### flow/run.sh
#!/bin/bash
# the make line also repeats each setting of config.mk as NAME=value (left out here)
make -C /OpenROAD-flow-scripts/flow DESIGN_CONFIG=/design/flow/config.mk WORK_HOME=/design/flow/orfs CLKGATE_MAP_FILE= finish
### flow/config.mk
export PLATFORM = sky130hd
export DESIGN_NAME = day12_top
export DESIGN_NICKNAME = day12_top
export VERILOG_FILES = /design/flow/design.v
export SDC_FILE = /design/flow/constraint.sdc
export NUM_CORES = 4
export LEC_CHECK = 0
export ABC_AREA = 0
export CAP_MARGIN = 10
export CELL_PAD_IN_SITES_DETAIL_PLACEMENT = 0
export CELL_PAD_IN_SITES_GLOBAL_PLACEMENT = 1
export CORE_ASPECT_RATIO = 1.94
export CORE_MARGIN = 5
export CORE_UTILIZATION = 56
export CTS_CLUSTER_DIAMETER = 290
export GPL_ROUTABILITY_DRIVEN = 0
export HOLD_SLACK_MARGIN = 0.3
export MAX_ROUTING_LAYER = met4
export PLACE_DENSITY = 0.68
export SETUP_SLACK_MARGIN = -0.68
export SLEW_MARGIN = 35
export TNS_END_PERCENT = 55
### flow/constraint.sdc
create_clock -name core_clock -period 11.1 [get_ports {clk}]
set_input_delay 2.2200 -clock core_clock [delete_from_list [all_inputs] [get_ports {clk}]]
set_output_delay 2.2200 -clock core_clock [all_outputs]
set_load 0.01 [all_outputs]
### flow/design.v
`timescale 1ns / 1ps
module accelerator (
    input  wire clk,
    input  wire rst_n,
    input  wire in_valid,
    input  wire [31:0] in_data,
    output wire in_ready,
    output wire out_valid,
    output wire [31:0] out_data,
    input  wire out_ready
);
parameter MAX_SHAPES = 8;
parameter MAX_REGION_W = 64;
parameter MAX_REGION_H = 64;
parameter MAX_SHAPE_CELLS = 16;
function integer clog2;
    input integer value;
    integer v;
    begin
        v = value - 1;
        for (clog2 = 0; v > 0; clog2 = clog2 + 1)
            v = v >> 1;
    end
endfunction
localparam integer SHAPE_IDX_W = clog2(MAX_SHAPES + 1);
localparam ST_IDLE        = 3'd0;
localparam ST_LOAD_SHAPES = 3'd1;
localparam ST_LOAD_REGION = 3'd2;
localparam ST_OUTPUT      = 3'd3;
reg [2:0] state;
reg [15:0] num_shapes;
reg [15:0] num_regions;
reg [15:0] regions_seen;
reg [31:0] regions_that_fit;
reg [7:0] shape_num_cells [0:MAX_SHAPES-1];
reg [SHAPE_IDX_W-1:0] shape_idx;
reg [1:0] shape_substate;  
reg [7:0] cells_remaining;
reg [15:0] region_w;
reg [15:0] region_h;
reg [7:0] region_q [0:MAX_SHAPES-1];
reg [1:0] region_substate;  
integer i;
wire accept = in_valid && in_ready;
wire shape_loading_done = (shape_idx >= num_shapes);
wire region_loading_done = (regions_seen >= num_regions);
assign in_ready =
    (state == ST_IDLE)        ? 1'b1 :
    (state == ST_LOAD_SHAPES) ? !shape_loading_done :
    (state == ST_LOAD_REGION) ? !region_loading_done :
    1'b0;  
assign out_valid = (state == ST_OUTPUT);
assign out_data  = regions_that_fit;
always @(posedge clk) begin
    if (!rst_n) begin
        state <= ST_IDLE;
        num_shapes <= 16'd0;
        num_regions <= 16'd0;
        regions_seen <= 16'd0;
        regions_that_fit <= 32'd0;
        shape_idx <= {SHAPE_IDX_W{1'b0}};
        shape_substate <= 2'd0;
        cells_remaining <= 8'd0;
        region_substate <= 2'd0;
        region_w <= 16'd0;
        region_h <= 16'd0;
        for (i = 0; i < MAX_SHAPES; i = i + 1) begin
            shape_num_cells[i] <= 8'd0;
            region_q[i] <= 8'd0;
        end
    end else begin
        case (state)
            ST_IDLE: begin
                if (accept) begin
                    num_shapes <= (in_data[15:0] > MAX_SHAPES) ? MAX_SHAPES : in_data[15:0];
                    num_regions <= in_data[31:16];
                    regions_seen <= 16'd0;
                    regions_that_fit <= 32'd0;
                    shape_idx <= {SHAPE_IDX_W{1'b0}};
                    shape_substate <= 2'd0;
                    cells_remaining <= 8'd0;
                    region_substate <= 2'd0;
                    state <= ST_LOAD_SHAPES;
                end
            end
            ST_LOAD_SHAPES: begin
                if (shape_idx >= num_shapes) begin
                    region_substate <= 2'd0;
                    state <= ST_LOAD_REGION;
                end else if (accept) begin
                    case (shape_substate)
                        2'd0: begin
                            shape_num_cells[shape_idx] <= in_data[23:16];
                            cells_remaining <= in_data[23:16];
                            if (in_data[23:16] == 0) begin
                                shape_idx <= shape_idx + 1'b1;
                                shape_substate <= 2'd0;
                            end else begin
                                shape_substate <= 2'd1;
                            end
                        end
                        2'd1: begin
                            if (cells_remaining <= 8'd4) begin
                                cells_remaining <= 8'd0;
                                shape_idx <= shape_idx + 1'b1;
                                shape_substate <= 2'd0;
                            end else begin
                                cells_remaining <= cells_remaining - 8'd4;
                                shape_substate <= 2'd1;
                            end
                        end
                        default: shape_substate <= 2'd0;
                    endcase
                end
            end
            ST_LOAD_REGION: begin
                if (regions_seen >= num_regions) begin
                    state <= ST_OUTPUT;
                end else if (accept) begin
                    case (region_substate)
                        2'd0: begin
                            region_w <= in_data[15:0];
                            region_h <= in_data[31:16];
                            for (i = 0; i < MAX_SHAPES; i = i + 1) begin
                                region_q[i] <= 8'd0;
                            end
                            region_substate <= 2'd1;
                        end
                        2'd1: begin
                            region_q[0] <= in_data[7:0];
                            if (MAX_SHAPES > 1) region_q[1] <= in_data[15:8];
                            if (MAX_SHAPES > 2) region_q[2] <= in_data[23:16];
                            if (MAX_SHAPES > 3) region_q[3] <= in_data[31:24];
                            region_substate <= 2'd2;
                        end
                        2'd2: begin
                            if (MAX_SHAPES > 4) region_q[4] <= in_data[7:0];
                            if (MAX_SHAPES > 5) region_q[5] <= in_data[15:8];
                            if (MAX_SHAPES > 6) region_q[6] <= in_data[23:16];
                            if (MAX_SHAPES > 7) region_q[7] <= in_data[31:24];
                            begin : area_calc_block
                                reg [31:0] ra;
                                reg [31:0] ta;
                                integer k;
                                ra = region_w * region_h;
                                ta = 32'd0;
                                for (k = 0; (k < MAX_SHAPES) && (k < 4); k = k + 1) begin
                                    ta = ta + (shape_num_cells[k] * region_q[k]);
                                end
                                if (MAX_SHAPES > 4) ta = ta + (shape_num_cells[4] * in_data[7:0]);
                                if (MAX_SHAPES > 5) ta = ta + (shape_num_cells[5] * in_data[15:8]);
                                if (MAX_SHAPES > 6) ta = ta + (shape_num_cells[6] * in_data[23:16]);
                                if (MAX_SHAPES > 7) ta = ta + (shape_num_cells[7] * in_data[31:24]);
                                if (ta <= ra) begin
                                    regions_that_fit <= regions_that_fit + 1'b1;
                                end
                            end
                            regions_seen <= regions_seen + 1'b1;
                            region_substate <= 2'd0;
                        end
                        default: region_substate <= 2'd0;
                    endcase
                end
            end
            ST_OUTPUT: begin
                if (out_valid && out_ready) begin
                    state <= ST_IDLE;
                end
            end
            default: state <= ST_IDLE;
        endcase
    end
end
endmodule
`timescale 1ns / 1ps
module day12_top #(
    parameter MAX_REGION_W = 64,
    parameter MAX_REGION_H = 64
) (
    input  wire clk,
    input  wire rst_n,
    input  wire in_valid,
    input  wire [31:0] in_data,
    output wire in_ready,
    output wire out_valid,
    output wire [31:0] out_data,
    input  wire out_ready
);
accelerator #(
    .MAX_REGION_W(MAX_REGION_W),
    .MAX_REGION_H(MAX_REGION_H)
) accel (
    .clk(clk),
    .rst_n(rst_n),
    .in_valid(in_valid),
    .in_data(in_data),
    .in_ready(in_ready),
    .out_valid(out_valid),
    .out_data(out_data),
    .out_ready(out_ready)
);
endmodule
==> results of run 1 <==
## per-layer routing
metal | share of wire [%] | up-vias | GRT usage (%)
li1 | - | 14840 | -
met1 | 33 | 15880 | 31.60
met2 | 54 | 739 | 61.43
met3 | 3.3 | 357 | 2.943
met4 | 9.3 | 0 | 22.34
met5 | 0 | - | -
## metrics by stage
step	instances	hold slack [ns]	area, µm²	total power (W)	util (%)
2_1_floorplan	4374	0.4319	38850	0.005411	-
3_5_place_dp	5608	0.4473	43350	0.008620	63.07
4_1_cts	5669	0.4574	44810	0.009964	65.19
5_1_grt	5677	0.4764	45060	0.01101	65.55
3_3_place_gp	5608	0.4402	43350	0.008593	63.06
6_report	5679	0.4519	45060	0.01021	65.55
## area by class of cell
cell class / instances / area share [%]
Antenna cell: 4 / 0.02221
Clock buffer: 29 / 1.466
Clock inverter: 13 / 0.3054
Inverter: 706 / 5.886
Multi-Input combinational cell: 3279 / 68.49
Sequential cell: 229 / 11.60
Tap cell: 884 / 2.455
Timing Repair Buffer: 535 / 9.779
## what timing repair did
action                     4_1_cts  5_1_grt
pin swaps                       65       35
hold buffers                     0        0
resized                        144       44
cloned                           6        2
setup endpoints to repair       32       32
setup buffers                   20        6
==> job_summary.md, run 1 <==
## Synthesis and layout report

| Metric | Value |
|---|---|
| Status | complete, but fails checks |
| Blocking Checks | setup timing |
| NetSw | 0.004522 W |
| DR iter-0 viols | 1471 |
| Dpl hpwl | 96600 µm |
| Synth top cell by count | inv_1 |
| Top cell area share | 27.53% |
| Clk pwr share | 8.4% |
| Arr. time, crit path | 13.73 ns |
| Fin crit share | 119.1% |
| Largest power group | combinational cells |
| Worst-Margin Slew | 0.9385 ns |
| Area Growth Syn to Fin | 16.48% |
| CTS buffer count | 23 |
| Fin. max-slew vios | 0 |
| Top cells by area | fa_1, ha_1, dfxtp_1 |
| Simple share | 19.27% |
| Critical Path RT | 11.60 ns |
| YS warnings | 2 |
| PD cells | 226.5 mW/mm² |
| DIE HEIGHT | 376.1 µm |
| Register-to-Register Setup Slack | -1.35 ns |
| Logic pwr share | 82.6% |
| Clock sink count | 229 |
| Comb. pwr | 0.00844 W |
| CP startpoint | in_data[7] |
| Cell taking the most area after synthesis | fa_1 |
| CP max stage cell | fa_1 |
| Post-Synthesis Cell Area | 0.03869 mm² |
| Post-Synthesis Cells | 4373 |
| Slowest stage delay, CP | 0.54 ns |
| Crit Reg-Reg Startpoint | accel.shape_num_cells[3][4]$_SDFFCE_PN0P_ |
| Final clock skew | 0.02618 ns |
| Yosys reg bits | 229 |
| CTS tree | built |
| Leak Pwr | 22.64 nW |
| Post-synth area from yosys stat | 0.03869 mm² |
| Core Area | 0.06874 mm² |
| Adder share | 43.92% |
| Filler Cells Inserted | 6077 |
| Final hold vios | 0 |
| Slew headroom | 37.35% |
| Number of nets in the layout | 5848 |
| Final WL | 118100 µm |
| Global-route wire length before repair | 185300 µm |
| Crit. End Element | flip-flop |
| # Cells Yosys | 4373 |
| Dominant Register Cell | dfxtp_1 |
| Hold Path Origin | accel.cells_remaining[1]$_SDFFE_PN0P_ |
| Area fraction in compound gates | 10.30% |
| Number of global-route vias before repair | 34160 |
| Mux area share | 0.08085% |
| Xor/xnor share | 4.347% |
| DRC | 0 |
| Wire per inst | 20.80 µm |
| PortBufs | 69 |
| Worst path most repeated cell | fa_1 |
| Worst setup path endpoint | accel.regions_that_fit[2]$_SDFFE_PN0P_ |
| Overflow after GRT | 0 |
| Logic cell area | 0.03086 mm² |
| FF+latch area | 0.005225 mm² |
| Largest net degree at the start of global routing | 70 |
| Worst setup SP type | input pin |
| Peak supply drop | 0.5292 mV |
| Part of the power in registers | 8.9% |
| WP buf/inv | 9 |
| Hold EP | accel.cells_remaining[1]$_SDFFE_PN0P_ |
| Top delay family on crit path | adder cells |
| RSZ-0062 raised after global routing | true |
| Switch share | 44.29% |
| Final setup fails | 32 |
| Clock network power | 0.000858 W |
| Max Cap Violations | 0 |
| Setup TNS | -66.95 ns |
| Post-Syn Area per Cell | 8.847 µm² |
| Vias per std cell | 5.602 |
| Setup WS post-layout | -2.124 ns |
| CTS root buf | clkbuf_16 |
| Antenna Nets Post-Route | 0 |
| Clock latency (worst-skew pair) | 0.59 ns |
| DR vias | 31810 |
| DIE AREA | 0.07473 mm² |
| Post-synth seq share | 13.51% |
| Commonest cells in the netlist | inv_1, fa_1, and2_1 |
| Initial Util | 56.28% |
| Die span in x | 198.7 µm |
| Global Route Usage Sum | 32.99% |
| Hold Path Class | flip-flop to flip-flop |
| Int Power | 0.005687 W |
| Flip-flops with a built-in enable | 64 |
| Sequential Power | 0.000914 W |
| Number of H-tree levels | 1 |
| Worst path depth | 52 |
| Placement Setup Slack | -3.264 ns |
| Post-synth ARST share | 0% |
| IO Pins | 70 |
| Cell variety after synth | 84 |
| Crit path max fanout | 8 |
| 1st-pass router iterations | 5 |
| Worst r2r dst | accel.regions_that_fit[2]$_SDFFE_PN0P_ |
| Tmin final | 13.22 ns |
| Hold-critical path depth | 2 |
| Row cnt | 134 |
| Clock buffer depth | 3 |
| Main logic family | adder cells |
| Tool warning count | 32 |
| Fmax | 75.62 MHz |
| Initial antenna violation count | 2 |
| Kind of critical path | input pin to flip-flop |
| Worst R2R Path Depth | 54 |
| Clock transition at path regs | 0.07 ns |
==> run 2, diff against run 1 <==
ABC_AREA = default   (was 0)
CAP_MARGIN = 5   (was 10)
CELL_PAD_IN_SITES_DETAIL_PLACEMENT = default   (was 0)
CELL_PAD_IN_SITES_GLOBAL_PLACEMENT = 0   (was 1)
CORE_ASPECT_RATIO = default   (was 1.94)
CORE_MARGIN = 8   (was 5)
CORE_UTILIZATION = 53   (was 56)
CTS_CLUSTER_DIAMETER = default   (was 290)
GPL_ROUTABILITY_DRIVEN = default   (was 0)
HOLD_SLACK_MARGIN = default   (was 0.3)
MIN_ROUTING_LAYER = met2   (was default)
PLACE_DENSITY = default   (was 0.68)
PLACE_DENSITY_LB_ADDON = 0.16   (was default)
SETUP_SLACK_MARGIN = default   (was -0.68)
SLEW_MARGIN = 20   (was 35)
TNS_END_PERCENT = 10   (was 55)
clock period = 9.98 ns   (was 11.1 ns; I/O delays follow)
==> run 2 against run 1 <==
First-iteration DRC count rose to 4.3 times the previous value. Worst setup slack got worse by 0.78 ns. Sequential power is about 10% higher. Highest routed layer unchanged. Critical endpoint is now accel.regions_that_fit[10]$_SDFFE_PN0P_. Wire length is 6.0% lower. Via count rose by 35%. Largest power group unchanged. Worst hold slack better by 0.0016 ns. Still fails the layout checks on setup timing. Critical path type unchanged. Die size rose by 9.6%. Synthesized area unchanged.
==> job_summary.md, run 2 <==
## Synthesis and layout report

| Metric | Value |
|---|---|
| Logic pwr share | 79.8% |
| Largest net degree at the start of global routing | 70 |
| Global-route wire length before repair | 178300 µm |
| IO Pins | 70 |
| Top cells by area | fa_1, ha_1, dfxtp_1 |
| Slew headroom | 26.10% |
| DIE AREA | 0.08190 mm² |
| Post-Synthesis Cells | 4373 |
| Area Growth Syn to Fin | 17.66% |
| Tmin final | 12.89 ns |
| Initial antenna violation count | 0 |
| Synth top cell by count | inv_1 |
| Clock network power | 0.00126 W |
| Hold Path Origin | accel.num_regions[15]$_SDFFE_PN0P_ |
| Post-Route M1 WL | 0 µm |
| Leak Pwr | 22.81 nW |
| WP buf/inv | 11 |
| Clock buffer depth | 3 |
| Register-to-Register Setup Slack | -2.47 ns |
| Number of nets in the layout | 5858 |
| Placed instance area | 0.04344 mm² |
| RSZ-0062 raised after global routing | true |
| Hold Path Class | flip-flop to flip-flop |
| Blocking Checks | setup timing |
| DR iter-0 viols | 6270 |
| Post-Synthesis Cell Area | 0.03869 mm² |
| Dominant Register Cell | dfxtp_1 |
| Kind of critical path | input pin to flip-flop |
| Adder share | 43.92% |
| Clock latency (worst-skew pair) | 0.63 ns |
| Dpl hpwl | 84650 µm |
| Metal3 WL | 47590 µm |
| Top delay family on crit path | adder cells |
| Clock transition at path regs | 0.06 ns |
| CTS buffer count | 29 |
| Worst R2R Path Depth | 54 |
| Flip-flops with a built-in enable | 64 |
| Core Area | 0.07259 mm² |
| Cell variety after synth | 84 |
| Part of the power in registers | 9.1% |
| Worst r2r dst | accel.regions_that_fit[10]$_SDFFE_PN0P_ |
| YS warnings | 2 |
| Crit. End Element | flip-flop |
| Number of global-route vias before repair | 48370 |
| Row cnt | 99 |
| Die span in x | 286.2 µm |
| Wire per inst | 19.19 µm |
| Routed wl met2 | 53330 µm |
| Top cell area share | 27.53% |
| Antenna Nets Post-Route | 0 |
| DR vias | 43010 |
| Commonest cells in the netlist | inv_1, fa_1, and2_1 |
| Final WL | 111100 µm |
| Hold_buf cts | 0 |
| Area fraction in compound gates | 10.30% |
| Setup WS post-layout | -2.909 ns |
| Final hold vios | 0 |
| Arr. time, crit path | 13.36 ns |
| Crit path max fanout | 8 |
| Cell taking the most area after synthesis | fa_1 |
| Yosys reg bits | 229 |
| Worst-Margin Slew | 1.101 ns |
| DIE HEIGHT | 286.2 µm |
| Setup TNS | -91.61 ns |
| Slowest stage delay, CP | 0.51 ns |
| Hold WS | 0.4535 ns |
| Worst setup path endpoint | accel.regions_that_fit[10]$_SDFFE_PN0P_ |
| Number of H-tree levels | 1 |
| Hold EP | accel.num_regions[15]$_SDFFE_PN0P_ |
| Peak supply drop | 0.9974 mV |
| Clock sink count | 229 |
| Fin. max-slew vios | 0 |
| Switch share | 43.51% |
| Final clock skew | 0.03238 ns |
| Worst setup SP type | input pin |
| PortBufs | 69 |
| Main logic family | adder cells |
| Post-Syn Area per Cell | 8.847 µm² |
| Final setup fails | 32 |
| CTS tree | built |
| 1st-pass router iterations | 9 |
| Simple share | 19.27% |
| Clk pwr share | 11.2% |
| Design area | 0.04552 mm² |
| PD cells | 247.5 mW/mm² |
| Max layer used | met4 |
| Placer congestion estimate | 1.080 |
| NetSw | 0.004901 W |
| Critical Path RT | 10.45 ns |
| Global Route Usage Sum | 42.57% |
| Tool warning count | 30 |
| Post-synth area from yosys stat | 0.03869 mm² |
| Largest power group | combinational cells |
| CP max stage cell | fa_1 |
| Post-synth ARST share | 0% |
| Post-synth seq share | 13.51% |
| Placement Setup Slack | -3.939 ns |
| Fin crit share | 129.1% |
| Filler Cells Inserted | 6371 |
| Comb. pwr | 0.00899 W |
| Mux area share | 0.08085% |
| Util after Layout | 62.71% |
| Vias per std cell | 7.432 |
| Crit Reg-Reg Startpoint | accel.shape_num_cells[2][2]$_SDFFCE_PN0P_ |
| Sequential Power | 0.00102 W |
| Status | complete, but fails checks |
| CP startpoint | in_data[2] |
| DRC | 0 |
| Worst path depth | 57 |
| Int Power | 0.006364 W |
| # Cells Yosys | 4373 |
| Overflow after GRT | 0 |
| CTS root buf | clkbuf_16 |
| Xor/xnor share | 4.347% |
| Fmax | 77.59 MHz |
| Hold-critical path depth | 2 |
| Max Cap Violations | 0 |
| Initial Util | 53.30% |
run 2: stage by stage:
stage	instances	power, W
finish	5788	0.01127
global route	5766	0.01221
CTS	5763	0.01078
detailed placement	5686	0.008807
global placement	5686	0.008752
floorplan	4374	0.006018
run 2: final cells by class:
cell class / count / area, µm² / area share (%)
Clock buffer: 36 / 855.8 / 1.880
Sequential cell: 229 / 5225 / 11.48
Inverter: 706 / 2653 / 5.827
Clock inverter: 18 / 265.3 / 0.5827
Tap cell: 959 / 1200 / 2.636
Multi-Input combinational cell: 3279 / 30890 / 67.86
Antenna cell: 22 / 55.05 / 0.1209
Timing Repair Buffer: 539 / 4374 / 9.610
run 2: per-layer routing:
metal / track usage, % / vias up
li1: - / 14820
met3: 59.33 / 1107
met1: - / 15890
met4: 5.663 / 0
met5: - / -
met2: 47.35 / 11200
run 2: timing repair:
action	CTS	global route
resized	97	84
cloned	4	1
pin swaps	55	52
endpoints found under the setup margin	32	32
setup buffers	20	5
==> run 3, diff against run 2 <==
ABC_AREA = 1   (was default)
CAP_MARGIN = 20   (was 5)
CELL_PAD_IN_SITES_GLOBAL_PLACEMENT = default   (was 0)
CORE_MARGIN = 9   (was 8)
CORE_UTILIZATION = 57   (was 53)
CTS_CLUSTER_SIZE = 52   (was default)
GPL_TIMING_DRIVEN = 0   (was default)
MAX_ROUTING_LAYER = default   (was met4)
MIN_ROUTING_LAYER = default   (was met2)
PLACE_DENSITY = 0.64   (was default)
PLACE_DENSITY_LB_ADDON = default   (was 0.16)
SLEW_MARGIN = 35   (was 20)
TNS_END_PERCENT = 80   (was 10)
clock period = 14.5 ns   (was 9.98 ns; I/O delays follow)
==> run 3 against run 2 <==
The run now finishes clean. Design area down 3.8%. Wire length grew 2.1%. Clock power fell by 38%. Die size decreased by 0.58%. Final cell count increased by 14%. Register-to-register slack better by 4.9 ns. Sequential share of layout area up 0.45 points. Largest cell class unchanged. Highest routed layer is now met5.
==> job_summary.md, run 3 <==
## Synthesis and layout report

| Metric | Value |
|---|---|
| Arr. time, crit path | 14.51 ns |
| Worst-Margin Slew | 0.9494 ns |
| Fin. max-slew vios | 0 |
| Xor/xnor share | 4.708% |
| Clock sink count | 229 |
| Hold EP | accel.num_shapes[5]$_SDFFE_PN0P_ |
| DR iter-0 viols | 2230 |
| Final clock skew | 0.04843 ns |
| 1st-pass router iterations | 6 |
| Antenna Nets Post-Route | 0 |
| Hold-critical path depth | 2 |
| Hold WS | 0.4436 ns |
| Mux area share | 0% |
| Core Area | 0.07039 mm² |
| Hold Path Origin | accel.num_shapes[5]$_SDFFE_PN0P_ |
| CTS buffer count | 28 |
| Largest net degree at the start of global routing | 16 |
| Fmax | 71.51 MHz |
| PortBufs | 60 |
| Post-synth area from yosys stat | 0.04074 mm² |
| Final setup fails | 0 |
| IO Pins | 70 |
| DIE HEIGHT | 285.4 µm |
| Clk pwr share | 12.2% |
| Top cell area share | 26.14% |
| Tmin final | 13.98 ns |
| Die span in x | 285.4 µm |
| Dominant Register Cell | dfxtp_1 |
| Sequential Power | 0.000682 W |
| Crit path max fanout | 10 |
| Kind of critical path | input pin to flip-flop |
| Row cnt | 97 |
| Main logic family | adder cells |
| YS warnings | 2 |
| DRC | 0 |
| NetSw | 0.003434 W |
| Initial antenna violation count | 3 |
| Non-filler cells, final | 6591 |
| PD cells | 146.5 mW/mm² |
| Max Cap Violations | 0 |
| Worst path depth | 56 |
| Fin crit share | 96.45% |
| Worst path most repeated cell | nand2_1 |
| Final WL | 113500 µm |
| Util after Layout | 62.23% |
| Largest power group | combinational cells |
| Simple share | 18.53% |
| Adder share | 41.68% |
| Post-Synthesis Cell Area | 0.04074 mm² |
| Slowest stage delay, CP | 0.51 ns |
| Switch share | 53.51% |
| Number of nets in the layout | 6702 |
| Number of global-route vias before repair | 33780 |
| Leak Pwr | 25.31 nW |
| Area fraction in compound gates | 6.913% |
| Clock transition at path regs | 0.06 ns |
| Hold Path Class | flip-flop to flip-flop |
| Vias per std cell | 5.184 |
| Slew headroom | 36.71% |
| Part of the power in registers | 10.6% |
| CP max stage cell | fa_1 |
| DR vias | 34170 |
| Synth top cell by count | inv_1 |
| Clock latency (worst-skew pair) | 0.61 ns |
| Overflow after GRT | 0 |
| CTS root buf | clkbuf_16 |
| Critical Path RT | 15.03 ns |
| Commonest cells in the netlist | inv_1, nand2_1, fa_1 |
| # Cells Yosys | 5535 |
| Worst R2R Path Depth | 51 |
| DIE AREA | 0.08142 mm² |
| Int Power | 0.002984 W |
| Setup TNS | 0 ns |
| Top cells by area | fa_1, ha_1, inv_1 |
| RSZ-0062 raised after global routing | true |
| Flip-flops with a built-in enable | 64 |
| Worst r2r dst | accel.regions_that_fit[13]$_SDFFE_PN0P_ |
| Crit Reg-Reg Startpoint | accel.region_q[2][7]$_SDFFE_PN0P_ |
| Number of H-tree levels | 1 |
| Post-Synthesis Cells | 5535 |
| Dpl hpwl | 93160 µm |
| CTS tree | built |
| Clock buffer depth | 3 |
| Post-Syn Area per Cell | 7.361 µm² |
| Cell taking the most area after synthesis | fa_1 |
| Global Route Usage Sum | 27.96% |
| Tool warning count | 28 |
| Comb. pwr | 0.00495 W |
| CP startpoint | in_data[3] |
| Peak supply drop | 0.3910 mV |
| Clock network power | 0.000786 W |
| Area Growth Syn to Fin | 7.521% |
| Register-to-Register Setup Slack | 2.44 ns |
| Logic pwr share | 77.1% |
| Placer congestion estimate | 0.9356 |
| Wire per inst | 17.21 µm |
| Status | finished clean |
| # placed instances | 6536 |
| Final hold vios | 0 |
| Hold_buf cts | 0 |
| Post-synth seq share | 12.82% |
| Yosys reg bits | 229 |
| Cell variety after synth | 50 |
| Initial Util | 57.88% |
| Global-route wire length before repair | 182800 µm |
| Worst setup SP type | input pin |
| Crit. End Element | flip-flop |
| WP buf/inv | 9 |
| Top delay family on crit path | adder cells |
| Worst setup path endpoint | accel.regions_that_fit[13]$_SDFFE_PN0P_ |
| Post-synth ARST share | 0% |
-- run 3: metal layers --
layer  vias up  wire, µm  track usage (%)
li1      16740         -                -
met1     16390     50540            38.25
met2       884     52820            47.07
met3       154      6940            3.197
met4         4      3125            6.602
met5         -        27                0
-- run 3: timing repair --
| item | 4_1_cts | 5_1_grt |
|---|---|---|
| setup endpoints to repair | 32 | 32 |
| pin swaps | 1 | 10 |
| resized | 7 | 55 |
| buffers inserted | 0 | 1 |
-- run 3: metrics by stage --
stage          cell area [µm²]  total power [W]  worst slack (ns)
5_1_grt                  43800         0.007077          -0.05965
3_5_place_dp             42530         0.005382            -1.402
2_1_floorplan            40750         0.004089             1.717
3_3_place_gp             42520         0.005333            -1.385
6_report                 43810         0.006418            0.5151
4_1_cts                  43590         0.006199           0.01187
-- run 3: cell type report --
class / instances / area, µm²
antenna: 1 / 2.502
timing repair buffer: 62 / 614.3
multi-input combinational: 3656 / 29460
clock inverter: 15 / 222.7
sequential: 229 / 5225
buffer: 250 / 1026
inverter: 1401 / 5259
fill: 6715 / 26590
tap: 940 / 1176
clock buffer: 37 / 815.8
==> run 4, diff against run 3 <==
ABC_AREA = default   (was 1)
CAP_MARGIN = 0   (was 20)
CORE_MARGIN = 2   (was 9)
CORE_UTILIZATION = 72   (was 57)
CTS_CLUSTER_SIZE = 87   (was 52)
GPL_TIMING_DRIVEN = default   (was 0)
HOLD_SLACK_MARGIN = -0.06   (was default)
PLACE_DENSITY = default   (was 0.64)
PLACE_DENSITY_LB_ADDON = 0.13   (was default)
SETUP_SLACK_MARGIN = 2.63   (was default)
SLEW_MARGIN = 30   (was 35)
TNS_END_PERCENT = default   (was 80)
clock period = 8.99 ns   (was 14.5 ns; I/O delays follow)
==> run 4 against run 3 <==
Critical path depth decreased by 3. Combinational power increased by 100%. Sequential power increased by 64%. Critical endpoint is now accel.regions_that_fit[20]$_SDFFE_PN0P_. Largest cell class unchanged. Clock skew increased by 0.016 ns. Worst hold slack improved by 0.014 ns. Flip-flop count unchanged. Final cell count decreased by 16%. Now fails the layout checks on setup timing. Non-clock buffer count increased by 246. Count of clock-buffer cells in the layout decreased by 2. Via count decreased by 3.6%. Critical path type unchanged. Clock power increased by 42%.
==> job_summary.md, run 4 <==
## Synthesis and layout report

| Metric | Value |
|---|---|
| Global-route wire length before repair | 175000 µm |
| Top cells by area | fa_1, ha_1, dfxtp_1 |
| Total power | 0.01235 W |
| WP buf/inv | 8 |
| Setup TNS | -115.16 ns |
| Part of the power in registers | 9.1% |
| CP max stage cell | fa_1 |
| Placer congestion estimate | 0.9656 |
| YS warnings | 2 |
| Fin crit share | 140.5% |
| Final clock skew | 0.06476 ns |
| Kind of critical path | input pin to flip-flop |
| Initial antenna violation count | 3 |
| Post-Synthesis Cell Area | 0.03869 mm² |
| Flip-flops with a built-in enable | 64 |
| Commonest cells in the netlist | inv_1, fa_1, and2_1 |
| FF+latch area | 0.005225 mm² |
| Worst R2R Path Depth | 55 |
| Filler Cells Inserted | 3008 |
| Clk pwr share | 9.1% |
| Post-synth ARST share | 0% |
| Peak supply drop | 0.7623 mV |
| Post-Syn Area per Cell | 8.847 µm² |
| Cell variety after synth | 84 |
| Post-Route M1 WL | 42570 µm |
| DR iter-0 viols | 2746 |
| PortBufs | 69 |
| Row cnt | 84 |
| Hold-critical path depth | 2 |
| CTS tree | built |
| PD cells | 273.6 mW/mm² |
| Area Growth Syn to Fin | 16.72% |
| Worst-Margin Slew | 0.9880 ns |
| Post-synth seq share | 13.51% |
| Synth top cell by count | inv_1 |
| Arr. time, crit path | 13.18 ns |
| Critical Path RT | 9.54 ns |
| Register-to-Register Setup Slack | -3.14 ns |
| Worst r2r dst | accel.regions_that_fit[20]$_SDFFE_PN0P_ |
| Sequential Power | 0.00112 W |
| Setup WS post-layout | -3.640 ns |
| Xor/xnor share | 4.347% |
| Antenna Nets Post-Route | 0 |
| Blocking Checks | setup timing |
| Crit Reg-Reg Startpoint | accel.shape_num_cells[3][2]$_SDFFCE_PN0P_ |
| Final WL | 108300 µm |
| Hold_buf cts | 0 |
| Hold Path Class | flip-flop to flip-flop |
| Core Area | 0.05287 mm² |
| Crit path max fanout | 8 |
| Logic cell area | 0.03091 mm² |
| Yosys reg bits | 229 |
| Die span in x | 235.8 µm |
| Int Power | 0.006964 W |
| Status | complete, but fails checks |
| Final hold vios | 0 |
| Leak Pwr | 22.80 nW |
| Global Route Usage Sum | 39.43% |
| Wire per inst | 19.65 µm |
| Number of global-route vias before repair | 34390 |
| Adder share | 43.92% |
| Slowest stage delay, CP | 0.52 ns |
| IO Pins | 70 |
| Tool warning count | 30 |
| Fmax | 79.18 MHz |
| Worst setup path endpoint | accel.regions_that_fit[20]$_SDFFE_PN0P_ |
| Hold Path Origin | accel.num_regions[5]$_SDFFE_PN0P_ |
| Clock latency (worst-skew pair) | 0.61 ns |
| Mux area share | 0.08085% |
| Largest net degree at the start of global routing | 70 |
| Worst path most repeated cell | fa_1 |
| Metal3 WL | 11430 µm |
| Switch share | 43.62% |
| Number of H-tree levels | 1 |
| CP startpoint | in_data[2] |
| Crit. End Element | flip-flop |
| Hold EP | accel.num_regions[5]$_SDFFE_PN0P_ |
| Comb. pwr | 0.0101 W |
| CTS root buf | clkbuf_16 |
| Max layer used | met5 |
| Final setup fails | 32 |
| Max Cap Violations | 0 |
| Logic pwr share | 81.8% |
| Tmin final | 12.63 ns |
| Clock buffer depth | 3 |
| Main logic family | adder cells |
| Number of nets in the layout | 5876 |
| Overflow after GRT | 0 |
| Simple share | 19.27% |
| DIE HEIGHT | 235.8 µm |
| DRC | 0 |
| Dominant Register Cell | dfxtp_1 |
| Post-synth area from yosys stat | 0.03869 mm² |
| NetSw | 0.005388 W |
| Post-Synthesis Cells | 4373 |
| Dpl hpwl | 84290 µm |
| Slew headroom | 33.62% |
| CTS buffer count | 28 |
| Area fraction in compound gates | 10.30% |
| Cell taking the most area after synthesis | fa_1 |
| # placed instances | 5434 |
| Worst path depth | 53 |
| Hold WS | 0.4575 ns |
| Initial Util | 73.18% |
| Clock sink count | 229 |
| Top delay family on crit path | adder cells |
| 1st-pass router iterations | 6 |
| Fin. max-slew vios | 0 |
| Largest power group | combinational cells |
| Top cell area share | 27.53% |
| Worst setup SP type | input pin |
| DIE AREA | 0.05560 mm² |
| Clock transition at path regs | 0.07 ns |
| # Cells Yosys | 4373 |
| Vias per std cell | 5.972 |
| Clock network power | 0.00112 W |
| Routed wl met2 | 49910 µm |
| Non-filler cells, final | 5513 |
| DR vias | 32930 |
| RSZ-0062 raised after global routing | true |
## run 4: final cells by class
class                           instances  area share [%]
Tap cell                              688           1.906
Sequential cell                       229           11.57
Clock buffer                           35           1.724
Multi-Input combinational cell       3279           68.46
Inverter                              706           5.869
Clock inverter                         17          0.2993
Timing Repair Buffer                  558           10.16
Antenna cell                            1        0.005542
## run 4: timing repair
item | 4_1_cts | 5_1_grt
pin swaps | 42 | 56
setup buffers | 12 | 8
cloned | 4 | 2
setup endpoints to repair | 32 | 32
gates resized | 101 | 75
## run 4: per-layer routing
layer	GRT usage, %	up-vias
li1	-	14900
met1	52.20	16060
met2	64.48	1617
met3	9.128	346
met4	12.64	2
met5	0	-
## run 4: metrics by stage
step / util [%] / setup slack (ns) / area, µm²
6_report: 85.41 / -3.640 / 45150
2_1_floorplan: - / -3.449 / 38850
5_1_grt: 85.41 / -4.223 / 45150
3_5_place_dp: 81.84 / -4.900 / 43270
3_3_place_gp: 81.83 / -4.618 / 43260
4_1_cts: 84.51 / -3.535 / 44680
==> run 5, diff against run 4 <==
ABC_AREA = 0   (was default)
CAP_MARGIN = 20   (was 0)
CELL_PAD_IN_SITES_GLOBAL_PLACEMENT = 0   (was default)
CORE_ASPECT_RATIO = 1.53   (was default)
CORE_MARGIN = 9   (was 2)
CORE_UTILIZATION = 57   (was 72)
CTS_CLUSTER_SIZE = 69   (was 87)
GPL_TIMING_DRIVEN = 0   (was default)
HOLD_SLACK_MARGIN = -0.07   (was -0.06)
MAX_ROUTING_LAYER = met4   (was default)
PLACE_DENSITY = 0.64   (was default)
PLACE_DENSITY_LB_ADDON = default   (was 0.13)
SETUP_SLACK_MARGIN = default   (was 2.63)
SLEW_MARGIN = 35   (was 30)
TNS_END_PERCENT = 35   (was default)
clock period = 18.7 ns   (was 8.99 ns; I/O delays follow)
==> run 5 against run 4 <==
The run now finishes clean. Flip-flop count stayed put. Sequential power is 52% lower. Worst hold slack worse by 0.00082 ns. Largest cell class unchanged. Wire length is 2.0% higher. Combinational power is 65% lower. Non-clock buffer count is 321 lower. Synthesized cell count stayed put. Sequential share of layout area is 1.0 points higher. First-iteration DRC count is 49% lower. Critical path type unchanged. Worst setup slack better by 4.4 ns.
==> job_summary.md, run 5 <==
## Synthesis and layout report

| Metric | Value |
|---|---|
| Dominant Register Cell | dfxtp_1 |
| Int Power | 0.002242 W |
| Hold WS | 0.4567 ns |
| Wire per inst | 20.49 µm |
| Clock buffer depth | 3 |
| Logic cell area | 0.03021 mm² |
| RSZ-0062 raised after global routing | false |
| Worst R2R Path Depth | 53 |
| Post-Syn Area per Cell | 8.847 µm² |
| Crit Reg-Reg Startpoint | accel.shape_num_cells[3][2]$_SDFFCE_PN0P_ |
| Synth top cell by count | inv_1 |
| Worst setup SP type | input pin |
| DRC | 0 |
| Number of nets in the layout | 5552 |
| DR vias | 30310 |
| NetSw | 0.002389 W |
| Number of global-route vias before repair | 32020 |
| Core Area | 0.06690 mm² |
| Comb. pwr | 0.00357 W |
| Clock transition at path regs | 0.06 ns |
| Filler Cells Inserted | 6120 |
| CTS tree | built |
| Crit. End Element | flip-flop |
| Placer congestion estimate | 0.9592 |
| Adder share | 43.92% |
| Post-Synthesis Cells | 4373 |
| Worst path most repeated cell | fa_1 |
| Clock latency (worst-skew pair) | 0.58 ns |
| Hold Path Class | flip-flop to flip-flop |
| Part of the power in registers | 11.7% |
| Cell variety after synth | 84 |
| DIE AREA | 0.07779 mm² |
| Largest power group | combinational cells |
| Final hold vios | 0 |
| YS warnings | 2 |
| Tool warning count | 27 |
| Vias per std cell | 5.618 |
| Mux area share | 0.08085% |
| Cell taking the most area after synthesis | fa_1 |
| Max Cap Violations | 0 |
| Final setup fails | 0 |
| Post-synth ARST share | 0% |
| Arr. time, crit path | 18.39 ns |
| Flip-flops with a built-in enable | 64 |
| Sequential Power | 0.000540 W |
| Dpl hpwl | 91590 µm |
| Slowest stage delay, CP | 0.66 ns |
| Worst setup path endpoint | accel.regions_that_fit[15]$_SDFFE_PN0P_ |
| Tmin final | 17.95 ns |
| IO Pins | 70 |
| Logic pwr share | 77.1% |
| Kind of critical path | input pin to flip-flop |
| CP max stage cell | clkdlybuf4s15_1 |
| CP startpoint | in_data[3] |
| Clk pwr share | 11.3% |
| Final WL | 110500 µm |
| Post-synth seq share | 13.51% |
| Top delay family on crit path | adder cells |
| Peak supply drop | 0.3051 mV |
| Fmax | 55.70 MHz |
| Fin. max-slew vios | 0 |
| Hold_buf cts | 0 |
| Hold-critical path depth | 2 |
| CTS buffer count | 25 |
| Crit path max fanout | 10 |
| Row cnt | 117 |
| Setup WS post-layout | 0.7472 ns |
| Top cell area share | 27.53% |
| Switch share | 51.58% |
| PortBufs | 69 |
| Die span in x | 228.6 µm |
| Worst path depth | 53 |
| Status | finished clean |
| Worst-Margin Slew | 1.078 ns |
| Leak Pwr | 20.45 nW |
| Hold Path Origin | accel.num_regions[9]$_SDFFE_PN0P_ |
| Register-to-Register Setup Slack | 4.53 ns |
| Simple share | 19.27% |
| Area Growth Syn to Fin | 7.254% |
| Global Route Usage Sum | 29.53% |
| Xor/xnor share | 4.347% |
| Main logic family | adder cells |
| Overflow after GRT | 0 |
| Fin crit share | 96.00% |
| Top cells by area | fa_1, ha_1, dfxtp_1 |
| Global-route wire length before repair | 174900 µm |
| FF+latch area | 0.005225 mm² |
| Hold EP | accel.num_regions[9]$_SDFFE_PN0P_ |
| Clock network power | 0.000522 W |
| Initial antenna violation count | 3 |
| CTS root buf | clkbuf_16 |
| Antenna Nets Post-Route | 0 |
| PD cells | 111.6 mW/mm² |
| Commonest cells in the netlist | inv_1, fa_1, and2_1 |
| Area fraction in compound gates | 10.30% |
| DIE HEIGHT | 340.3 µm |
| Largest net degree at the start of global routing | 14 |
| Initial Util | 57.83% |
| Placement Setup Slack | -0.08292 ns |
| DR iter-0 viols | 1407 |
| Post-Synthesis Cell Area | 0.03869 mm² |
| Slew headroom | 27.48% |
| Number of H-tree levels | 1 |
| # Cells Yosys | 4373 |
| Final clock skew | 0.01235 ns |
| Setup TNS | 0 ns |
| Worst r2r dst | accel.regions_that_fit[15]$_SDFFE_PN0P_ |
| WP buf/inv | 9 |
| Critical Path RT | 19.14 ns |
| Yosys reg bits | 229 |
| 1st-pass router iterations | 7 |
| Post-synth area from yosys stat | 0.03869 mm² |
| Clock sink count | 229 |
-- run 5: per-layer routing --
layer,part of all wire [%],routed length [µm],global-route usage [%],vias to the layer above
li1,-,-,-,14260
met3,4.6,5105,3.498,288
met1,35,38800,29.52,15000
met2,54,59620,54.90,756
met5,0,0,-,-
met4,6.3,6992,16.61,0
-- run 5: final cells by class --
cell class | instances | share of cell area, %
multi-input cells | 3279 | 72.80
clock inverters | 11 | 0.3166
inverters | 706 | 6.387
clock buffers | 34 | 1.689
flip-flops and latches | 229 | 12.59
diodes | 7 | 0.04222
repair buffers | 77 | 1.839
well taps | 892 | 2.690
plain buffers | 160 | 1.646
-- run 5: metrics by stage --
step / instances / power, W / instance area, µm² / util [%]
floorplan: 4374 / 0.003040 / 38690 / -
global placement: 5335 / 0.004020 / 40500 / 60.53
detailed placement: 5342 / 0.004053 / 40600 / 60.69
CTS: 5387 / 0.004599 / 41430 / 61.93
global route: 5390 / 0.005024 / 41480 / 62.00
finish: 5395 / 0.004631 / 41490 / 62.02
-- run 5: repair_timing --
action                                  in CTS  in global routing
gates resized                                0                  3
buffers inserted                             0                  1
endpoints found under the setup margin       0                 32
==> run 6, diff against run 5 <==
ABC_AREA = 1   (was 0)
CELL_PAD_IN_SITES_GLOBAL_PLACEMENT = 1   (was 0)
CORE_ASPECT_RATIO = default   (was 1.53)
CORE_MARGIN = 2   (was 9)
CORE_UTILIZATION = 43   (was 57)
CTS_CLUSTER_DIAMETER = 252   (was default)
CTS_CLUSTER_SIZE = default   (was 69)
GPL_ROUTABILITY_DRIVEN = 1   (was default)
GPL_TIMING_DRIVEN = 1   (was 0)
HOLD_SLACK_MARGIN = default   (was -0.07)
MAX_ROUTING_LAYER = met5   (was met4)
PLACE_DENSITY = default   (was 0.64)
PLACE_DENSITY_LB_ADDON = 0.21   (was default)
SLEW_MARGIN = 20   (was 35)
TNS_END_PERCENT = 50   (was 35)
==> run 6 against run 5 <==
Synthesized cell count grew 27%. Worst hold slack lost 0.011 ns. Register-to-register slack gained 1.8 ns. Design area grew 4.3%. Total power shrank 1.3%. Sequential share of layout area shrank 0.52 points. Still clean on timing, DRC and antenna. Largest cell class unchanged. First-iteration DRC count grew 28%. Core utilization shrank 16 points. Worst setup slack gained 2.7 ns. Final cell count grew 24%. Clock power grew 17%. Sequential power grew 3%. Highest routed layer unchanged.
==> job_summary.md, run 6 <==
## Synthesis and layout report

| Metric | Value |
|---|---|
| Global-route wire length before repair | 183000 µm |
| Tmin final | 15.23 ns |
| Global Route Usage Sum | 23.60% |
| Largest net degree at the start of global routing | 90 |
| Worst setup SP type | input pin |
| Slew headroom | 27.74% |
| Slowest stage delay, CP | 0.78 ns |
| Crit. End Element | flip-flop |
| Clock transition at path regs | 0.06 ns |
| Setup repair bufs after CTS | 0 |
| Final clock skew | 0.01342 ns |
| Die span in x | 311.8 µm |
| Post-Synthesis Cell Area | 0.04074 mm² |
| Clock latency (worst-skew pair) | 0.59 ns |
| Kind of critical path | input pin to flip-flop |
| Int Power | 0.002234 W |
| Synth top cell by count | inv_1 |
| Tool warning count | 27 |
| Vias per std cell | 4.912 |
| Critical Path RT | 19.16 ns |
| Worst-Margin Slew | 1.081 ns |
| Worst path depth | 60 |
| CP max stage cell | clkdlybuf4s50_1 |
| Crit path max fanout | 34 |
| Number of nets in the layout | 6487 |
| Largest power group | combinational cells |
| DR vias | 32860 |
| Hold EP | accel.num_shapes[14]$_SDFFE_PN0P_ |
| IO Pins | 70 |
| Adder share | 41.68% |
| DIE HEIGHT | 311.8 µm |
| Dominant Register Cell | dfxtp_1 |
| NetSw | 0.002335 W |
| CP startpoint | in_data[2] |
| Overflow after GRT | 0 |
| Area Growth Syn to Fin | 6.234% |
| Placer congestion estimate | 0.8909 |
| Post-synth area from yosys stat | 0.04074 mm² |
| Cell variety after synth | 50 |
| Sequential Power | 0.000556 W |
| Post-synth seq share | 12.82% |
| Worst R2R Path Depth | 59 |
| FF+latch area | 0.005225 mm² |
| Status | finished clean |
| Post-synth ARST share | 0% |
| Logic cell area | 0.02929 mm² |
| Initial Util | 43.52% |
| Worst path most repeated cell | nand2_1 |
| Comb. pwr | 0.00340 W |
| CTS buffer count | 29 |
| Setup WS post-layout | 3.465 ns |
| Yosys reg bits | 229 |
| Placement Setup Slack | 2.827 ns |
| Main logic family | adder cells |
| Hold_buf cts | 0 |
| Number of global-route vias before repair | 33240 |
| Clock buffer depth | 3 |
| Fin. max-slew vios | 0 |
| Post-Synthesis Cells | 5535 |
| WP buf/inv | 8 |
| PD cells | 105.6 mW/mm² |
| Row cnt | 112 |
| DIE AREA | 0.09723 mm² |
| Mux area share | 0% |
| DRC | 0 |
| Arr. time, crit path | 15.69 ns |
| Hold-critical path depth | 2 |
| Crit Reg-Reg Startpoint | accel.region_q[3][2]$_SDFFE_PN0P_ |
| Initial antenna violation count | 5 |
| Top cells by area | fa_1, ha_1, inv_1 |
| 1st-pass router iterations | 5 |
| Hold Path Class | flip-flop to flip-flop |
| Max Cap Violations | 0 |
| Core Area | 0.09361 mm² |
| Area fraction in compound gates | 6.913% |
| Final hold vios | 0 |
| Top delay family on crit path | adder cells |
| Flip-flops with a built-in enable | 64 |
| Cell taking the most area after synthesis | fa_1 |
| Clock network power | 0.000613 W |
| Commonest cells in the netlist | inv_1, nand2_1, fa_1 |
| Filler Cells Inserted | 9726 |
| Top cell area share | 26.14% |
| Fin crit share | 81.47% |
| # Cells Yosys | 5535 |
| Worst setup path endpoint | accel.regions_that_fit[1]$_SDFFE_PN0P_ |
| Setup TNS | 0 ns |
| Wire per inst | 16.89 µm |
| Post-cts resize count | 0 |
| Peak supply drop | 0.3923 mV |
| Part of the power in registers | 12.2% |
| PortBufs | 69 |
| Simple share | 18.53% |
| Dpl hpwl | 89330 µm |
| Logic pwr share | 74.4% |
| Switch share | 51.10% |
| RSZ-0062 raised after global routing | false |
| Final WL | 113000 µm |
| Clock sink count | 229 |
| Final setup fails | 0 |
| Antenna Nets Post-Route | 0 |
| Worst r2r dst | accel.regions_that_fit[1]$_SDFFE_PN0P_ |
| YS warnings | 2 |
| Hold Path Origin | accel.num_shapes[14]$_SDFFE_PN0P_ |
| Fmax | 65.64 MHz |
| Leak Pwr | 25.02 nW |
| CTS tree | built |
| Post-Syn Area per Cell | 7.361 µm² |
| Clk pwr share | 13.4% |
| Register-to-Register Setup Slack | 6.35 ns |
| DR iter-0 viols | 1800 |
| Number of H-tree levels | 1 |
| Xor/xnor share | 4.708% |
| CTS root buf | clkbuf_16 |
-- run 6: cell type report --
cell class | instances | share of cell area, %
Timing Repair Buffer | 96 | 2.081
Antenna cell | 2 | 0.01156
Multi-Input combinational cell | 3656 | 67.68
Clock buffer | 41 | 2.070
Sequential cell | 229 | 12.07
Clock inverter | 12 | 0.3064
Inverter | 1401 | 12.15
Tap cell | 1254 | 3.625
-- run 6: through the flow --
| stage | cell area, µm² | hold WS (ns) | total power (W) | util [%] | instances |
|---|---|---|---|---|---|
| 4_1_cts | 43260 | 0.4450 | 0.004560 | 46.21 | 6688 |
| 3_5_place_dp | 42230 | 0.4360 | 0.003912 | 45.11 | 6635 |
| 6_report | 43280 | 0.4458 | 0.004569 | 46.24 | 6691 |
| 3_3_place_gp | 42230 | 0.4306 | 0.003921 | 45.11 | 6635 |
| 5_1_grt | 43280 | 0.4654 | 0.005116 | 46.23 | 6690 |
| 2_1_floorplan | 40750 | 0.4194 | 0.003171 | - | 5536 |
-- run 6: metal layers --
layer | up-vias | wire length, µm | GRT usage, %
li1 | 16320 | - | -
met5 | - | 0 | 0
met4 | 0 | 1972 | 4.108
met2 | 555 | 53090 | 40.18
met1 | 15890 | 53770 | 33.27
met3 | 100 | 4192 | 1.637
==> run 7, diff against run 6 <==
CELL_PAD_IN_SITES_GLOBAL_PLACEMENT = default   (was 1)
CORE_ASPECT_RATIO = 0.88   (was default)
CORE_UTILIZATION = 72   (was 43)
CTS_CLUSTER_DIAMETER = 331   (was 252)
CTS_CLUSTER_SIZE = 13   (was default)
GPL_ROUTABILITY_DRIVEN = default   (was 1)
GPL_TIMING_DRIVEN = default   (was 1)
MAX_ROUTING_LAYER = default   (was met5)
PLACE_DENSITY_LB_ADDON = 0.17   (was 0.21)
SETUP_SLACK_MARGIN = -0.58   (was default)
TNS_END_PERCENT = default   (was 50)
clock period = 7.85 ns   (was 18.7 ns; I/O delays follow)
==> run 7 against run 6 <==
Global-route usage is 17 points higher. Critical path type unchanged. Non-clock buffer count grew 564. Now fails the layout checks on setup timing. Wire length grew 6.0%. Synthesized area stayed put. Design area rose by 9.5%. Clock skew is 0.034 ns higher. Critical endpoint unchanged. Total power increased to 3.3 times the previous value. Combinational power rose to 3.7 times the previous value. Register-to-register slack lost 9.9 ns.
==> job_summary.md, run 7 <==
## Synthesis and layout report

| Metric | Value |
|---|---|
| Status | complete, but fails checks |
| Blocking Checks | setup timing |
| Flip-flops with a built-in enable | 64 |
| Final clock skew | 0.04720 ns |
| Design area | 0.04740 mm² |
| Sequential Power | 0.00130 W |
| Number of global-route vias before repair | 37860 |
| Hold EP | accel.num_shapes[4]$_SDFFE_PN0P_ |
| Worst setup path endpoint | accel.regions_that_fit[1]$_SDFFE_PN0P_ |
| Clock transition at path regs | 0.07 ns |
| Number of nets in the layout | 7043 |
| Hold Path Origin | accel.num_shapes[4]$_SDFFE_PN0P_ |
| Global Route Usage Sum | 40.61% |
| DIE HEIGHT | 227.2 µm |
| IO Pins | 70 |
| Fin crit share | 149.3% |
| # placed instances | 6657 |
| Post-Synthesis Cell Area | 0.04074 mm² |
| Clock latency (worst-skew pair) | 0.59 ns |
| Setup WS post-layout | -3.868 ns |
| Leak Pwr | 27.84 nW |
| Commonest cells in the netlist | inv_1, nand2_1, fa_1 |
| Main logic family | adder cells |
| Synth top cell by count | inv_1 |
| Worst R2R Path Depth | 59 |
| PortBufs | 69 |
| Critical Path RT | 8.26 ns |
| Vias per std cell | 5.638 |
| Core Area | 0.05574 mm² |
| CP startpoint | in_data[4] |
| Die span in x | 257.6 µm |
| Register-to-Register Setup Slack | -3.54 ns |
| Slew headroom | 21.21% |
| CTS buffer count | 21 |
| Worst path depth | 63 |
| Row cnt | 81 |
| Placer congestion estimate | 0.9805 |
| DR iter-0 viols | 3603 |
| Final setup fails | 32 |
| 1st-pass router iterations | 8 |
| Post-synth area from yosys stat | 0.04074 mm² |
| Switch share | 48.52% |
| Tmin final | 11.72 ns |
| DR vias | 37950 |
| Max Cap Violations | 0 |
| Hold Path Class | flip-flop to flip-flop |
| Final hold vios | 0 |
| PD cells | 316.7 mW/mm² |
| Initial antenna violation count | 8 |
| DIE AREA | 0.05851 mm² |
| Top cell area share | 26.14% |
| Total power | 0.01501 W |
| Top delay family on crit path | adder cells |
| Post-Syn Area per Cell | 7.361 µm² |
| Placed instance area | 0.04574 mm² |
| Simple share | 18.53% |
| CTS root buf | clkbuf_16 |
| CP max stage cell | fa_2 |
| Peak supply drop | 1.378 mV |
| Largest power group | combinational cells |
| Clock buffer depth | 3 |
| Overflow after GRT | 0 |
| Area Growth Syn to Fin | 16.35% |
| Arr. time, crit path | 12.13 ns |
| WP buf/inv | 15 |
| Worst r2r dst | accel.regions_that_fit[1]$_SDFFE_PN0P_ |
| Yosys reg bits | 229 |
| Crit Reg-Reg Startpoint | accel.shape_num_cells[2][3]$_SDFFCE_PN0P_ |
| Hold-critical path depth | 2 |
| Antenna Nets Post-Route | 0 |
| Post-Synthesis Cells | 5535 |
| Crit path max fanout | 6 |
| Int Power | 0.007729 W |
| Comb. pwr | 0.0127 W |
| Largest net degree at the start of global routing | 77 |
| Fmax | 85.34 MHz |
| Post-synth seq share | 12.82% |
| # Cells Yosys | 5535 |
| Tool warning count | 30 |
| Worst-Margin Slew | 1.181 ns |
| Cell taking the most area after synthesis | fa_1 |
| CTS tree | built |
| Top cells by area | fa_1, ha_1, inv_1 |
| Clk pwr share | 6.8% |
| DRC | 0 |
| Wire per inst | 17.80 µm |
| Initial Util | 73.09% |
| Post-synth ARST share | 0% |
| Cell variety after synth | 50 |
| Clock network power | 0.00102 W |
| Part of the power in registers | 8.6% |
| Non-filler cells, final | 6730 |
| Kind of critical path | input pin to flip-flop |
| Dominant Register Cell | dfxtp_1 |
| RSZ-0062 raised after global routing | true |
| Area fraction in compound gates | 6.913% |
| Logic pwr share | 84.6% |
| NetSw | 0.007284 W |
| Adder share | 41.68% |
| Global-route wire length before repair | 189400 µm |
| Xor/xnor share | 4.708% |
| YS warnings | 2 |
| Fin. max-slew vios | 0 |
| Dpl hpwl | 92990 µm |
| Mux area share | 0% |
| Number of H-tree levels | 1 |
| Crit. End Element | flip-flop |
| Worst path most repeated cell | nand2_1 |
| Final WL | 119800 µm |
| Slowest stage delay, CP | 0.60 ns |
| Clock sink count | 229 |
| Worst setup SP type | input pin |
[run 7: metal layers]
metal	global-route usage (%)	vias to the layer above	share of wire, %	wire length, µm
met5	0	-	0.050	60
met4	20.94	8	6.3	7593
met3	8.673	565	11	12640
met2	66.81	2078	46	54880
met1	50.87	17900	37	44620
li1	-	17400	-	-
[run 7: stage by stage]
stage	setup TNS, ns	hold slack (ns)	util [%]	worst slack [ns]
finish	-122.14	0.4489	85.04	-3.868
global route	-132.94	0.4654	85.02	-4.220
CTS	-110.06	0.4480	84.22	-3.493
detailed placement	-143.76	0.4381	82.05	-4.563
global placement	-131.00	0.4316	82.05	-4.122
floorplan	-101.98	0.4194	-	-3.194
[run 7: area by class of cell]
type / count / area, µm²
diodes: 5 / 12.51
clock buffers: 30 / 559.3
clock inverters: 2 / 16.27
fillers: 3282 / 8338
inverters: 1401 / 5261
multi-input cells: 3656 / 30020
flip-flops and latches: 229 / 5225
well taps: 747 / 934.6
repair buffers: 660 / 5373
[run 7: repair_timing]
action,CTS,global route
resized,118,80
pin swaps,48,85
cloned,6,0
endpoints found under the setup margin,32,32
setup buffers,19,13
hold buffers,0,0
==> run 8, diff against run 7 <==
ABC_AREA = default   (was 1)
CORE_ASPECT_RATIO = default   (was 0.88)
CORE_UTILIZATION = 33   (was 72)
CTS_CLUSTER_DIAMETER = 293   (was 331)
CTS_CLUSTER_SIZE = default   (was 13)
PLACE_DENSITY = 0.75   (was default)
PLACE_DENSITY_LB_ADDON = default   (was 0.17)
SETUP_SLACK_MARGIN = 0.12   (was -0.58)
SLEW_MARGIN = 25   (was 20)
clock period = 9.96 ns   (was 7.85 ns; I/O delays follow)
==> run 8 against run 7 <==
The layout still fails its checks (setup timing). Synthesized cell count is 21% lower. Total power decreased by 24%. Core utilization is 45 points lower. Register-to-register slack better by 1.4 ns. Clock power increased by 8%. Critical endpoint is now accel.regions_that_fit[13]$_SDFFE_PN0P_.
==> job_summary.md, run 8 <==
## Synthesis and layout report

| Metric | Value |
|---|---|
| Status | complete, but fails checks |
| Blocking Checks | setup timing |
| DIE HEIGHT | 346.4 µm |
| Int Power | 0.006367 W |
| Slowest stage delay, CP | 0.55 ns |
| Area fraction in compound gates | 10.30% |
| Wire per inst | 16.79 µm |
| Logic pwr share | 81.5% |
| Clock latency (worst-skew pair) | 0.63 ns |
| Clock buffer depth | 3 |
| CP startpoint | in_data[2] |
| Number of global-route vias before repair | 32950 |
| Tool warning count | 30 |
| Simple share | 19.27% |
| Register-to-Register Setup Slack | -2.17 ns |
| Yosys reg bits | 229 |
| Number of diodes | 0 |
| Clk pwr share | 9.6% |
| Dpl hpwl | 85850 µm |
| Largest net degree at the start of global routing | 70 |
| NetSw | 0.005103 W |
| Global-route wire length before repair | 174000 µm |
| Kind of critical path | input pin to flip-flop |
| Top cells by area | fa_1, ha_1, dfxtp_1 |
| Post-synth seq share | 13.51% |
| Initial antenna violation count | 6 |
| Hold EP | accel.cells_remaining[1]$_SDFFE_PN0P_ |
| Peak supply drop | 0.7955 mV |
| Vias per std cell | 5.012 |
| Hold_buf cts | 0 |
| CTS buffer count | 29 |
| Hold-critical path depth | 2 |
| Worst R2R Path Depth | 56 |
| Filler Cells Inserted | 11220 |
| Die span in x | 346.4 µm |
| Synth top cell by count | inv_1 |
| Post-synth area from yosys stat | 0.03869 mm² |
| DIE AREA | 0.1200 mm² |
| CP max stage cell | fa_1 |
| Largest power group | combinational cells |
| Main logic family | adder cells |
| PD cells | 248.7 mW/mm² |
| # placed instances | 6240 |
| Cell taking the most area after synthesis | fa_1 |
| Overflow after GRT | 0 |
| Worst setup SP type | input pin |
| Arr. time, crit path | 13.30 ns |
| Mux area share | 0.08085% |
| Total power | 0.01147 W |
| Worst-Margin Slew | 1.004 ns |
| Hold Path Origin | accel.cells_remaining[1]$_SDFFE_PN0P_ |
| Number of nets in the layout | 5861 |
| Crit. End Element | flip-flop |
| Part of the power in registers | 8.9% |
| Worst setup path endpoint | accel.regions_that_fit[13]$_SDFFE_PN0P_ |
| Sequential Power | 0.00102 W |
| Dominant Register Cell | dfxtp_1 |
| Area Growth Syn to Fin | 19.20% |
| Worst path most repeated cell | fa_1 |
| Top delay family on crit path | adder cells |
| Cell variety after synth | 84 |
| Fin crit share | 128.4% |
| Clock sink count | 229 |
| Initial Util | 33.29% |
| # Cells Yosys | 4373 |
| Leak Pwr | 22.78 nW |
| Flip-flops with a built-in enable | 64 |
| DR vias | 31740 |
| Hold Path Class | flip-flop to flip-flop |
| Core Area | 0.1162 mm² |
| Critical Path RT | 10.48 ns |
| Non-filler cells, final | 6334 |
| Row cnt | 125 |
| CTS root buf | clkbuf_16 |
| Setup WS post-layout | -2.826 ns |
| Comb. pwr | 0.00934 W |
| Top cell area share | 27.53% |
| Final setup fails | 32 |
| Final hold vios | 0 |
| Placer congestion estimate | 0.9310 |
| Number of H-tree levels | 1 |
| DRC | 0 |
| Crit Reg-Reg Startpoint | accel.shape_num_cells[2][2]$_SDFFCE_PN0P_ |
| Worst path depth | 54 |
| DR iter-0 viols | 1964 |
| Final WL | 106400 µm |
| Fmax | 78.21 MHz |
| Post-Synthesis Cells | 4373 |
| Crit path max fanout | 8 |
| Clock network power | 0.00110 W |
| Post-synth ARST share | 0% |
| Max Cap Violations | 0 |
| Slew headroom | 32.36% |
| IO Pins | 70 |
| RSZ-0062 raised after global routing | true |
| Antenna Nets Post-Route | 0 |
| Final clock skew | 0.05213 ns |
| PortBufs | 69 |
| Post-Syn Area per Cell | 8.847 µm² |
| Global Route Usage Sum | 17.84% |
| CTS tree | built |
| Xor/xnor share | 4.347% |
| Commonest cells in the netlist | inv_1, fa_1, and2_1 |
| 1st-pass router iterations | 7 |
| WP buf/inv | 10 |
| Adder share | 43.92% |
| Switch share | 44.49% |
| Worst r2r dst | accel.regions_that_fit[13]$_SDFFE_PN0P_ |
| Util after Layout | 39.68% |
| Fin. max-slew vios | 0 |
| Clock transition at path regs | 0.06 ns |
| Post-Synthesis Cell Area | 0.03869 mm² |
| YS warnings | 2 |
| Tmin final | 12.79 ns |
run 8: layout make-up:
cell class	instances	area (µm²)	area share [%]
flip-flops and latches	229	5225	11.33
multi-input cells	3279	30850	66.90
well taps	1524	1907	4.135
clock buffers	35	810.8	1.758
inverters	706	2653	5.752
clock inverters	19	166.4	0.3609
repair buffers	542	4502	9.762
run 8: stage by stage:
| step | hold WS (ns) | worst slack, ns | cell area (µm²) | TNS (ns) |
|---|---|---|---|---|
| 2_1_floorplan | 0.4319 | -2.673 | 38850 | -84.98 |
| 3_3_place_gp | 0.4389 | -3.837 | 44080 | -122.43 |
| 3_5_place_dp | 0.4456 | -4.030 | 44080 | -128.50 |
| 4_1_cts | 0.4542 | -2.755 | 45830 | -87.35 |
| 5_1_grt | 0.4778 | -3.336 | 46110 | -105.74 |
| 6_report | 0.4569 | -2.826 | 46110 | -89.62 |
run 8: timing repair:
action / CTS / global route
buffers inserted: 27 / 6
resized: 132 / 53
gates cloned: 7 / 0
pin swaps: 66 / 40
setup endpoints to repair: 32 / 32
run 8: layer usage:
metal | track usage [%] | share of wire, %
met1 | 23.93 | 44
met2 | 30.02 | 47
met3 | 2.471 | 5.8
met4 | 4.714 | 2.9
met5 | 0 | 0.051
==> run 9, diff against run 8 <==
CORE_UTILIZATION = 56   (was 33)
CTS_CLUSTER_DIAMETER = default   (was 293)
PLACE_DENSITY = default   (was 0.75)
SETUP_SLACK_MARGIN = default   (was 0.12)
SLEW_MARGIN = 20   (was 25)
clock period = 13.1 ns   (was 9.96 ns; I/O delays follow)
==> run 9 against run 8 <==
Still fails the layout checks on setup timing. Sequential share of layout area grew 0.70 points. Final cell count shrank 14%. Total power shrank 30%. Largest power group unchanged. Highest routed layer unchanged.
==> job_summary.md, run 9 <==
## Synthesis and layout report

| Metric | Value |
|---|---|
| Status | complete, but fails checks |
| Blocking Checks | setup timing |
| DRC | 0 |
| Adder share | 43.92% |
| Simple share | 19.27% |
| Cell variety after synth | 84 |
| Global-route wire length before repair | 166000 µm |
| Number of nets in the layout | 5611 |
| Final hold vios | 0 |
| WP buf/inv | 12 |
| Overflow after GRT | 0 |
| # Cells Yosys | 4373 |
| Post-synth seq share | 13.51% |
| Leak Pwr | 21.46 nW |
| Register-to-Register Setup Slack | 0.79 ns |
| Flip-flops with a built-in enable | 64 |
| Slowest stage delay, CP | 0.51 ns |
| 1st-pass router iterations | 7 |
| Placed instance area | 0.04147 mm² |
| Area fraction in compound gates | 10.30% |
| Clock latency (worst-skew pair) | 0.61 ns |
| Dominant Register Cell | dfxtp_1 |
| Kind of critical path | input pin to flip-flop |
| Comb. pwr | 0.00645 W |
| CP max stage cell | fa_1 |
| Post-Synthesis Cells | 4373 |
| Clock buffer depth | 3 |
| Critical Path RT | 13.56 ns |
| CTS buffer count | 29 |
| Sequential Power | 0.000782 W |
| Tmin final | 13.36 ns |
| Global Route Usage Sum | 29.86% |
| IO Pins | 70 |
| Hold Path Class | flip-flop to flip-flop |
| Fin. max-slew vios | 0 |
| Clock sink count | 229 |
| NetSw | 0.003511 W |
| Row cnt | 96 |
| Largest power group | combinational cells |
| Area Growth Syn to Fin | 12.29% |
| Worst setup path endpoint | accel.regions_that_fit[14]$_SDFFE_PN0P_ |
| Worst setup SP type | input pin |
| Worst R2R Path Depth | 55 |
| Worst-Margin Slew | 1.135 ns |
| Filler Cells Inserted | 6051 |
| Yosys reg bits | 229 |
| PD cells | 185.8 mW/mm² |
| # placed instances | 5361 |
| Top cell area share | 27.53% |
| Logic pwr share | 79.9% |
| Synth top cell by count | inv_1 |
| Post-synth area from yosys stat | 0.03869 mm² |
| Crit Reg-Reg Startpoint | accel.shape_num_cells[3][5]$_SDFFCE_PN0P_ |
| Hold EP | accel.num_regions[6]$_SDFFE_PN0P_ |
| Top delay family on crit path | adder cells |
| Number of global-route vias before repair | 30600 |
| Post-Syn Area per Cell | 8.847 µm² |
| Xor/xnor share | 4.347% |
| DIE HEIGHT | 266.8 µm |
| Die span in x | 266.8 µm |
| Number of H-tree levels | 1 |
| Switch share | 43.49% |
| Core Area | 0.06847 mm² |
| Arr. time, crit path | 13.82 ns |
| Hold-critical path depth | 2 |
| Design area | 0.04344 mm² |
| Clock transition at path regs | 0.06 ns |
| Commonest cells in the netlist | inv_1, fa_1, and2_1 |
| Final WL | 103400 µm |
| DIE AREA | 0.07120 mm² |
| Crit path max fanout | 8 |
| Main logic family | adder cells |
| PortBufs | 69 |
| Antenna Nets Post-Route | 0 |
| Placer congestion estimate | 0.9161 |
| Post-synth ARST share | 0% |
| Initial Util | 56.51% |
| Mux area share | 0.08085% |
| Part of the power in registers | 9.7% |
| Crit. End Element | flip-flop |
| Dpl hpwl | 80410 µm |
| Top cells by area | fa_1, ha_1, dfxtp_1 |
| Int Power | 0.004562 W |
| DR vias | 30200 |
| Wire per inst | 18.96 µm |
| Worst r2r dst | accel.regions_that_fit[14]$_SDFFE_PN0P_ |
| Largest net degree at the start of global routing | 70 |
| Fin crit share | 102.0% |
| Tool warning count | 32 |
| DR iter-0 viols | 1702 |
| Initial antenna violation count | 13 |
| CP startpoint | in_data[2] |
| RSZ-0062 raised after global routing | true |
| Worst path depth | 58 |
| Setup WS post-layout | -0.2555 ns |
| Fmax | 74.88 MHz |
| YS warnings | 2 |
| CTS root buf | clkbuf_16 |
| Peak supply drop | 0.4300 mV |
| Post-Synthesis Cell Area | 0.03869 mm² |
| Cell taking the most area after synthesis | fa_1 |
| Slew headroom | 24.12% |
| Max Cap Violations | 0 |
| Non-filler cells, final | 5452 |
| Final setup fails | 32 |
| Clk pwr share | 10.4% |
| Hold Path Origin | accel.num_regions[6]$_SDFFE_PN0P_ |
| CTS tree | built |
| Final clock skew | 0.01696 ns |
| Clock network power | 0.000843 W |
| Vias per std cell | 5.539 |
-- run 9: cell type report --
class                   count  area (µm²)  area share (%)
inverters                 706        2653           6.106
multi-input cells        3279       30870           71.07
diodes                     11       27.53         0.06337
well taps                 882        1104           2.540
clock inverters             9       120.1          0.2765
flip-flops and latches    229        5225           12.03
repair buffers            292        2576           5.930
clock buffers              44       863.3           1.987
-- run 9: per-layer routing --
layer  GRT usage, %  routed length [µm]  vias to the layer above
met2          46.94               45980                      727
met1          41.97               46700                    14930
met5              0                  10                        -
li1               -                   -                    14400
met4          8.154                2609                        2
met3          5.951                8068                      139
-- run 9: metrics by stage --
step                hold WS (ns)  worst slack (ns)  setup TNS [ns]  power, W  utilization [%]
global route              0.4699           -0.6896          -20.08  0.008826            63.43
global placement          0.4436            -1.227          -39.00  0.006665            60.58
floorplan                 0.4319           -0.1608          -4.598  0.004585                -
finish                    0.4542           -0.2555          -6.032  0.008072            63.45
CTS                       0.4553           -0.2766          -8.003  0.007870            62.91
detailed placement        0.4473            -1.381          -43.72  0.006691            60.58
-- run 9: repair_timing --
action / CTS / global route
hold buffers: 0 / 0
pin swaps: 52 / 47
hold endpoints to repair: 0 / 0
cloned: 6 / 1
resized: 96 / 84
endpoints found under the setup margin: 32 / 32
buffers inserted: 16 / 8
Power is estimated from default activity; no workload was simulated.
